==> run a: inputs <==
Design vedic_multiplier_32x32_pipelined, start of the top module:
module vedic_multiplier_32x32_pipelined(
    input clk,
    input [31:0] a, b,
    output reg [63:0] result_32x32
);
    wire [31:0] q0, q1, q2, q3;
    reg [31:0] q0_reg, q1_reg, q2_reg, q3_reg;
    reg [31:0] w1_reg;
    reg [47:0] w2, w3, w4_reg, w5_reg, w6_reg;
    reg [15:0] lo_d1, lo_d2, lo_d3;
    vedic_multiplier_16x16 v16_0(.a(a[15:0]), .b(b[15:0]), .result_16x16(q0));
    vedic_multiplier_16x16 v16_1(.a(a[15:0]), .b(b[31:16]), .result_16x16(q1));
    vedic_multiplier_16x16 v16_2(.a(a[31:16]), .b(b[15:0]), .result_16x16(q2));
    vedic_multiplier_16x16 v16_3(.a(a[31:16]), .b(b[31:16]), .result_16x16(q3));
    always @(posedge clk) begin
        q0_reg <= q0;
        q1_reg <= q1;
        q2_reg <= q2;
        q3_reg <= q3;
    end
    always @(posedge clk) begin
        w1_reg <= {16'b0, q0_reg[31:16]} + q1_reg;
    end
    always @(posedge clk) begin
        w2 <= {16'b0, q2_reg};
        w3 <= {q3_reg, 16'b0};
        w4_reg <= w2 + w3;
    end
    always @(posedge clk) begin
        w5_reg <= {16'b0, w1_reg};
        w6_reg <= w4_reg + w5_reg;
    end
    always @(posedge clk) begin
        lo_d1 <= q0_reg[15:0];
        lo_d2 <= lo_d1;
        lo_d3 <= lo_d2;
    end
	 always @(posedge clk) begin
	     result_32x32[63:16] <= w6_reg;
        result_32x32[15:0] <= lo_d3;
	 end 
endmodule
Settings: LEC_CHECK=0, CAP_MARGIN=15, CORE_MARGIN=2, CORE_UTILIZATION=64, CTS_CLUSTER_DIAMETER=103, GPL_ROUTABILITY_DRIVEN=1, GPL_TIMING_DRIVEN=0, MAX_ROUTING_LAYER=met5, PLACE_DENSITY_LB_ADDON=0.15, SETUP_SLACK_MARGIN=-0.75, SLEW_MARGIN=25; clock period 12.1 ns.
run.sh (not shown) runs the stock make flow with config.mk's settings and CLKGATE_MAP_FILE=.
==> run b (differences from run a) <==
ABC_AREA = 1   (was unset)
CELL_PAD_IN_SITES_DETAIL_PLACEMENT = 2   (was unset)
CELL_PAD_IN_SITES_GLOBAL_PLACEMENT = 2   (was unset)
CORE_UTILIZATION = 40   (was 64)
CTS_CLUSTER_DIAMETER = 185   (was 103)
GPL_TIMING_DRIVEN = unset   (was 0)
HOLD_SLACK_MARGIN = -0.08   (was unset)
MAX_ROUTING_LAYER = unset   (was met5)
PLACE_DENSITY_LB_ADDON = 0.23   (was 0.15)
SETUP_SLACK_MARGIN = 1.56   (was -0.75)
SLEW_MARGIN = 20   (was 25)
TNS_END_PERCENT = 35   (was unset)
==> flow/constraint.sdc (replaced) <==
create_clock -name core_clock -period 10.2 [get_ports {clk}]
set_input_delay 2.0400 -clock core_clock [delete_from_list [all_inputs] [get_ports {clk}]]
set_output_delay 2.0400 -clock core_clock [all_outputs]
set_load 0.01 [all_outputs]
==> run c (differences from run a) <==
CAP_MARGIN = 40   (was 15)
CORE_UTILIZATION = 72   (was 64)
CTS_CLUSTER_DIAMETER = unset   (was 103)
CTS_CLUSTER_SIZE = 42   (was unset)
GPL_ROUTABILITY_DRIVEN = unset   (was 1)
GPL_TIMING_DRIVEN = unset   (was 0)
HOLD_SLACK_MARGIN = 0.27   (was unset)
MAX_ROUTING_LAYER = unset   (was met5)
PLACE_DENSITY_LB_ADDON = 0.01   (was 0.15)
SETUP_SLACK_MARGIN = 1.01   (was -0.75)
SLEW_MARGIN = 20   (was 25)
==> flow/constraint.sdc (replaced) <==
create_clock -name core_clock -period 9.32 [get_ports {clk}]
set_input_delay 1.8640 -clock core_clock [delete_from_list [all_inputs] [get_ports {clk}]]
set_output_delay 1.8640 -clock core_clock [all_outputs]
set_load 0.01 [all_outputs]
==> run d (differences from run a) <==
CAP_MARGIN = 20   (was 15)
CORE_UTILIZATION = 25   (was 64)
CTS_CLUSTER_DIAMETER = unset   (was 103)
GPL_ROUTABILITY_DRIVEN = unset   (was 1)
GPL_TIMING_DRIVEN = unset   (was 0)
MAX_ROUTING_LAYER = unset   (was met5)
PLACE_DENSITY_LB_ADDON = unset   (was 0.15)
SETUP_SLACK_MARGIN = unset   (was -0.75)
SLEW_MARGIN = 20   (was 25)
==> flow/constraint.sdc (replaced) <==
create_clock -name core_clock -period 14.8 [get_ports {clk}]
set_input_delay 2.9600 -clock core_clock [delete_from_list [all_inputs] [get_ports {clk}]]
set_output_delay 2.9600 -clock core_clock [all_outputs]
set_load 0.01 [all_outputs]
==> reports/metrics.yaml <==
postCtsResizedCells: 650
synth.top_cells.by_area: "sky130_fd_sc_hd__ha_1, sky130_fd_sc_hd__dfxtp_1, sky130_fd_sc_hd__nand2_1"
post_synth_inst_count: 9173
post_synth_most_frequent_cells: "sky130_fd_sc_hd__nand2_1, sky130_fd_sc_hd__inv_1, sky130_fd_sc_hd__ha_1, sky130_fd_sc_hd__dfxtp_1, sky130_fd_sc_hd__a21oi_1"
netlist_area_um2: 66900
die_area_um2: 170000
post_cts.repair.setup_buffers: 83
placed_cells_incl_taps: 11900
status: "did not finish"
post_dp_cell_area_um2: 75600
die_height_um: 413
stop_stage: "5_1_grt"
hpwlAfterDp_mm: 239
placement_rows: 150
[end of results for run b]
==> reports/metrics.yaml <==
post_dp_cell_area_um2: 67500
synth.top_cells.by_area: "sky130_fd_sc_hd__ha_1, sky130_fd_sc_hd__dfxtp_1, sky130_fd_sc_hd__fa_1"
post_synth_most_frequent_cells: "sky130_fd_sc_hd__ha_1, sky130_fd_sc_hd__and2_1, sky130_fd_sc_hd__inv_1, sky130_fd_sc_hd__xnor2_1, sky130_fd_sc_hd__dfxtp_1"
cell_type_taking_the_most_area: "multi-input combinational cells"
die_area_um2: 253000
placed_cells_incl_taps: 10100
placement_rows: 183
status: "no timing/DRC/antenna violations"
post_cts.repair.setup_buffers: 0
netlist_area_um2: 62200
die_height_um: 503
post_synth_inst_count: 6801
[end of results for run d]
==> reports/metrics.yaml <==
postCtsResizedCells: 378
post_synth_inst_count: 6801
die_area_um2: 88800
post_synth_most_frequent_cells: "sky130_fd_sc_hd__ha_1, sky130_fd_sc_hd__and2_1, sky130_fd_sc_hd__inv_1, sky130_fd_sc_hd__xnor2_1, sky130_fd_sc_hd__dfxtp_1"
layout.failed_checks: "setup timing"
die_height_um: 298
final_critical_path_setup_slack_ps: -1450
final-setup-viol-count: 67
status: "complete, but fails checks"
[end of results for run c]
==> reports/metrics.yaml <==
postCtsResizedCells: 0
post_synth_inst_count: 6801
final-setup-viol-count: 21
final_critical_path_setup_slack_ps: -217
hpwlAfterDp_mm: 131
layout.failed_checks: "setup timing"
die_area_um2: 99700
post_dp_cell_area_um2: 65100
status: "complete, but fails checks"
die_height_um: 316
[end of results for run a]
